==> flow/design.v (excerpt) <==
module b58_cliky
	(
		CLOCK_50,						 
    KEY,
    SW,
    HEX0, HEX1, HEX2, HEX3, HEX4, HEX5, HEX6, HEX7,
		PLOT_X,
		PLOT_Y,
		PLOT_COLOUR,
		PLOT_EN
	);
	input			CLOCK_50;				 
	input   [9:0]   SW;
	input   [3:0]   KEY;
    output 	[6:0]   HEX0, HEX1, HEX2, HEX3, HEX4, HEX5, HEX6, HEX7;
	output	[7:0]	PLOT_X;
	output	[7:0]	PLOT_Y;
	output	[2:0]	PLOT_COLOUR;
	output			PLOT_EN;
   wire resetn;
   assign resetn = SW[0];
	wire [2:0] colour;
	wire [7:0] x;
        wire [7:0] y;
	wire writeEn;
	assign PLOT_X = x;
	assign PLOT_Y = y;
	assign PLOT_COLOUR = colour;
	assign PLOT_EN = writeEn;
   wire [2:0] next_square, curr_square;
   wire [6:0] next_colour;
   wire [2:0] curr_colour;
   wire [3:0] next_mode, curr_mode;
   wire [15:0] score, high_score;
   wire [3:0] lives;
   wire times_up, have_pressed, correct_answer;
   wire [9:0] squares_drawn;
   wire [19:0] current_state, next_state;
   wire [4:0] pressed_key;
   top_clicky top(
  ...
Size: ~2600 cells after synthesis, roughly 220 flip-flops.
clock: 8.95 ns
lec_check: 0
abc_area: 0
cap_margin: 25
cell_pad_in_sites_detail_placement: 1
cell_pad_in_sites_global_placement: 1
core_aspect_ratio: 1.44
core_margin: 2
core_utilization: 24
gpl_routability_driven: 0
gpl_timing_driven: 1
hold_slack_margin: 0.15
max_routing_layer: met4
min_routing_layer: met2
place_density_lb_addon: 0.26
slew_margin: 30
tns_end_percent: 5
run.sh (not shown) runs the stock make flow with config.mk's settings and CLKGATE_MAP_FILE=.
The starting point ran to the end with violations: negative setup slack.
Next try:
Settings changed: ABC_AREA 0 to unset, CAP_MARGIN 25 to 20, CELL_PAD_IN_SITES_DETAIL_PLACEMENT 1 to unset, CELL_PAD_IN_SITES_GLOBAL_PLACEMENT 1 to unset, CORE_ASPECT_RATIO 1.44 to 1.37, CORE_UTILIZATION 24 to 56, GPL_ROUTABILITY_DRIVEN 0 to unset, GPL_TIMING_DRIVEN 1 to unset, HOLD_SLACK_MARGIN 0.15 to unset, MAX_ROUTING_LAYER met4 to unset, PLACE_DENSITY_LB_ADDON 0.26 to unset, TNS_END_PERCENT 5 to 20.
Clock period 8.95 ns to 16.0 ns, I/O delays scaled along.
Result:
- The new run completed with no timing, DRC or antenna violations
- synthesized cell count does not change
- sequential share of layout area increases by 4.2 points
- non-clock buffer count shrinks by 437
- global-route usage climbs by 17 points
- register-to-register slack improved by 2700 ps
- hold slack is worse by 14 ps
- worst setup slack gets better by 2700 ps
- final cell count goes down by a quarter to a third
- die size went down by well over a third
Next try:
Settings changed: CORE_ASPECT_RATIO 1.37 to unset, CORE_UTILIZATION 56 to 40, MIN_ROUTING_LAYER met2 to unset, PLACE_DENSITY set to 0.6, SLEW_MARGIN 30 to 20, TNS_END_PERCENT 20 to unset.
Result: Utilization went down by 18 points; power fell by a few percent; final area goes up slightly; clock-buffer cell count goes up by 1; die area increases by well over a third; routed wire length is lower by a few percent.
Next try:
Settings changed: CAP_MARGIN 20 to 25, CORE_ASPECT_RATIO set to 1.52, CORE_MARGIN 2 to 5, HOLD_SLACK_MARGIN set to 0.14, SLEW_MARGIN 20 to 15.
Result: The new run ran to the end with no violations; worst setup slack gets worse by 240 ps; synthesized area stays the same; die size rises by about 6%; global-route usage falls by 0.86 points.

---

Starting RTL as in the previous note.
clock: 11.2 ns
lec_check: 0
cap_margin: 30
core_margin: 2
core_utilization: 72
cts_cluster_diameter: 32
place_density: 0.64
slew_margin: 20
Then changed:
--- a/flow/config.mk
+++ b/flow/config.mk
@@ -6,8 +6,8 @@
 export NUM_CORES = 4
 export LEC_CHECK = 0
-export CAP_MARGIN = 30
+export CAP_MARGIN = 20
 export CORE_MARGIN = 2
 export CORE_UTILIZATION = 72
-export CTS_CLUSTER_DIAMETER = 32
-export PLACE_DENSITY = 0.64
+export PLACE_DENSITY = 0.66
 export SLEW_MARGIN = 20
+export TNS_END_PERCENT = 5
==> flow/constraint.sdc (replaced) <==
create_clock -name core_clock -period 10.3 [get_ports {CLOCK_50}]
set_input_delay 2.0600 -clock core_clock [delete_from_list [all_inputs] [get_ports {CLOCK_50}]]
set_output_delay 2.0600 -clock core_clock [all_outputs]
set_load 0.01 [all_outputs]
With this change the flow reached the layout checks and failed them: setup timing.
Die area stays the same.
Clock-buffer cell count falls by 10.
Sequential power rises by 8.6%.
Total power falls by 1.7%.
Area after synthesis is unchanged.
Then changed:
--- a/flow/config.mk
+++ b/flow/config.mk
@@ -8,6 +8,5 @@
 export CAP_MARGIN = 20
 export CORE_MARGIN = 2
-export CORE_UTILIZATION = 72
-export PLACE_DENSITY = 0.66
+export CORE_UTILIZATION = 59
+export SETUP_SLACK_MARGIN = 3.06
 export SLEW_MARGIN = 20
-export TNS_END_PERCENT = 5
==> flow/constraint.sdc (replaced) <==
create_clock -name core_clock -period 11.3 [get_ports {CLOCK_50}]
set_input_delay 2.2600 -clock core_clock [delete_from_list [all_inputs] [get_ports {CLOCK_50}]]
set_output_delay 2.2600 -clock core_clock [all_outputs]
set_load 0.01 [all_outputs]
The changed run ran to the end with no violations.
Register-to-register slack improved by 2700 ps.
Final cell count falls slightly.
Synthesized area does not change.
Die size rises by about a fifth.
Setup slack improved by 2700 ps.
Clock power rises by a few percent.
Then changed:
--- a/flow/config.mk
+++ b/flow/config.mk
@@ -8,5 +8,4 @@
 export CAP_MARGIN = 20
 export CORE_MARGIN = 2
-export CORE_UTILIZATION = 59
-export SETUP_SLACK_MARGIN = 3.06
+export CORE_UTILIZATION = 60
 export SLEW_MARGIN = 20
==> flow/constraint.sdc (replaced) <==
create_clock -name core_clock -period 8.46 [get_ports {CLOCK_50}]
set_input_delay 1.6920 -clock core_clock [delete_from_list [all_inputs] [get_ports {CLOCK_50}]]
set_output_delay 1.6920 -clock core_clock [all_outputs]
set_load 0.01 [all_outputs]
Outcome: The changed run completed and failed the layout checks on setup timing; synthesized cell count is unchanged; total power went up by 31%; count of clock-buffer cells in the layout decreases by 4; design area climbs by about 3.4%.

---

alpha:
b58_cliky again, from the RTL that the note above started with.
make LEC_CHECK=0 ABC_AREA=1 CAP_MARGIN=20 CORE_MARGIN=2 CORE_UTILIZATION=72 CTS_CLUSTER_SIZE=93 PLACE_DENSITY=0.6 SLEW_MARGIN=20 TNS_END_PERCENT=20 finish   # period 11.3 ns
Layout checks on alpha: not met. Flow itself completed; violations: setup timing.
The following lists how beta was set up differently from alpha:
- TNS_END_PERCENT: 20 -> unset
- PLACE_DENSITY: 0.6 -> 0.64
- CTS_CLUSTER_DIAMETER: unset -> 233
- CTS_CLUSTER_SIZE: 93 -> unset
- the clock period (ns, I/O delays scaled along): 11.3 -> 11.7
## What came out
Of alpha and beta, alpha shows the lower number of global-route vias before repair, with beta above it. There was hardly any difference in core utilization between alpha and beta. beta against alpha: placed wire-length estimate after detailed placement now larger; placed instance area comparable; non-clock buffer count now larger; clock period minus final worst setup slack now larger. The higher setup slack came out of alpha. Looking at highest metal layer used by the detailed router, the met4 result is from alpha; the met5 one comes from beta. There was hardly any difference in post-layout instance count excluding filler cells between alpha and beta. Complete run, failing final checks: beta, reason setup timing.
The following lists how gamma was set up differently from beta:
- setting CTS_CLUSTER_SIZE to 93 for the first time
- removing CTS_CLUSTER_DIAMETER (formerly 233)
- changing PLACE_DENSITY from 0.64 to 0.6
- changing CORE_UTILIZATION from 72 to 63
- changing the clock period (ns, I/O delays scaled along) from 11.7 to 8.44
[summary]
- To summarise gamma: no stage aborted, but the layout did not pass its checks, failing on setup timing.
- The flow for beta finished, though final verification flagged setup timing.
- Overall routing resource usage is higher on beta
- The run showing the greater clock network contribution to total cell area is beta.
- Wire: gamma routes less than beta
- gamma reports its highest metal layer used by the detailed router as met4 while beta reports met5.
The following lists how delta was set up differently from gamma:
- clearing ABC_AREA, which used to be 1
- swapping 63 for 52 in CORE_UTILIZATION
- swapping 93 for 92 in CTS_CLUSTER_SIZE
- swapping 8.44 for 10.9 in the clock period (ns, I/O delays scaled along)
Findings:
No stage failed in delta, and the final checks on the layout all came back clean.
In delta, static power due to leakage is lower than in gamma.
In delta the final design area excluding fillers turned out about 6% lower than in gamma.
Hold slack delta (delta − gamma): favourable

---

## build 62
b58_cliky again, from the RTL that the note above started with.
clock: 9.23 ns
lec_check: 0
cap_margin: 20
cell_pad_in_sites_global_placement: 0
core_margin: 2
core_utilization: 70
cts_cluster_diameter: 30
gpl_timing_driven: 1
place_density: 0.35
slew_margin: 20
Flow for build 62 halted at global routing, error code GRT-0232.
Changes in build 30 relative to build 62:
Settings: PLACE_DENSITY no longer set, was 0.35; CORE_UTILIZATION now 68, was 70; the clock period (ns, I/O delays scaled along) now 10.3, was 9.23.
- Count of cell types in the netlist of build 62 is on par with build 30.
- In build 30 relative to build 62, chip height had gone up slightly.
- Area of the placeable core: build 30 vs build 62 up 830 sq um
- Delta (build 30 minus build 62): setup slack at placement went up 1.07 ns, number of cell rows increased 1.
- From build 62 to build 30, clock net sink count did not move at all.
- Delta (build 30 minus build 62): number of levels the H-tree was split into now sits at about the same level; cell area after placement fell by about 2.3%.
- Final checks on build 30, whose flow otherwise completed, came back failing, citing negative setup slack.
Edits applied to the flow inputs when going from build 30 to build 84:
Settings: ABC_AREA now 1, previously not set; CTS_CLUSTER_SIZE now 41, previously not set; HOLD_SLACK_MARGIN now -0.09, previously not set.
## What came out
FAIL build 84 @ global routing: tool exited with error. The final reports for build 84 and build 30 show post-synthesis share of cell area spent on xor and xnor gates lower in the former. NOTE die extent in x build 30->build 84 decreased slightly. | number of CTS-inserted buffers | build 84 vs build 30 | about 11% higher |. Build 84 vs build 30: average instance area after synthesis down in build 84. Build 84 ended with less post-synthesis share of cell area spent on full adders, half adders and majority gates than build 30. Build 84 reports a lower area of the mapped netlist than build 30 does. Delta (build 84 minus build 30): compound-cell area share of the yosys netlist now sits lower; placer congestion estimate now sits higher; total die size now sits lower.
Input-level comparison between build 75 and build 84:
Settings: swapping 68 for 59 in CORE_UTILIZATION; clearing HOLD_SLACK_MARGIN, which used to be -0.09; clearing CTS_CLUSTER_SIZE, which used to be 41; clearing CTS_CLUSTER_DIAMETER, which used to be 30; clearing CELL_PAD_IN_SITES_GLOBAL_PLACEMENT, which used to be 0; clearing GPL_TIMING_DRIVEN, which used to be 1; clearing ABC_AREA, which used to be 1; swapping 10.3 for 8.44 in the clock period (ns, I/O delays scaled along).
Findings:
- Every stage of build 75 finished as expected; the final checks, on the other hand, flagged negative setup slack, which means the layout fails.
- In the metrics for build 84 and build 75, the one carrying the lower count of instantiated cells in the yosys netlist is build 75.
- Summary of the comparison: share of synthesized cell area in and-or and or-and compound cells is higher in build 75, relative to build 84.
- Total cell area reported by yosys after synthesis: build 84 and build 75 compared, lower one is build 84
- Side by side, number of rows created at floorplan turned out higher in build 75 than in build 84.
- The number of instances in the placed design in build 84 is 1.08 times that in build 75.
- Synthesized instance count came out lower on build 75 than on build 84.
- Going from build 84 to build 75, sequential cell area fraction in the yosys report decreased by 0.39 points relative to the old numbers, xor-xnor portion of the synthesized cell area increased by 2.4 points relative to the old numbers, number of post-CTS setup repair buffers increased by 8 relative to the old numbers.
--- input diff build 75..build 35 ---
Settings: a change of CORE_UTILIZATION from 59 to 69; an added SETUP_SLACK_MARGIN of 1.21; an added CTS_CLUSTER_DIAMETER of 54; a change of the clock period (ns, I/O delays scaled along) from 8.44 to 11.3.
Findings:
- Of build 35 and build 75, it is build 35 that has the higher transition time at the pin with the least slew margin.
- Build 35 vs build 75 — global-route usage rose 2.4 points.
- Nothing crashed in build 35 and all stages finished; the problem is that the final layout failed, the offending checks being negative setup slack.
- On total power, build 35 does better than build 75.
- Comparing build 75 and build 35, the lower wire length of the first global-routing pass was measured on build 35.
- Build 35 — number of iterations in the first detailed-routing pass 25 higher, build 75 as reference
- Compared to build 75, build 35 has routed wire length 16% higher.
- On largest fanout on the critical path, the lower figure sits with build 75, not build 35.
- In terms of sequential cell area, build 35 and build 75 differ only marginally.
- Build 35 ended up with top.d0.max_count[13] as its end point of the critical path; build 75 ended up with top.d0.max_count[9].
- Critical path depth: build 35 vs build 75 — no meaningful difference
- Largest net degree at the start of global routing (build 35 vs. build 75) increases by a little under 10%
- Re final worst-path setup slack: build 75 and build 35 aren't equal, and the lower value belongs to build 75.
## Diff of input files: build 54 against build 35
Settings: clearing CTS_CLUSTER_DIAMETER, which used to be 54; swapping 69 for 26 in CORE_UTILIZATION; putting PLACE_DENSITY at 0.6 where nothing was set; clearing SETUP_SLACK_MARGIN, which used to be 1.21; swapping 11.3 for 15.2 in the clock period (ns, I/O delays scaled along).
Findings:
Build 54: no failed stages, no open violations at the end. Build 54 vs. build 35: total of plain and repair buffers excluding clock buffers went down by 200. [compare] base=build 35 new=build 54: worst voltage drop across the vdd grid down 30%; summed area of non-filler cells in the final layout now sits lower; transition time at the pin with the least slew margin down 0.13 ns. The upper clock frequency limit in build 54 is 0.881 times that in build 35. Setup WNS build 35 -> build 54: better. | data required time at the worst endpoint | higher: build 54 |.
No activity file was given, so power comes from the tool's default toggle rates.
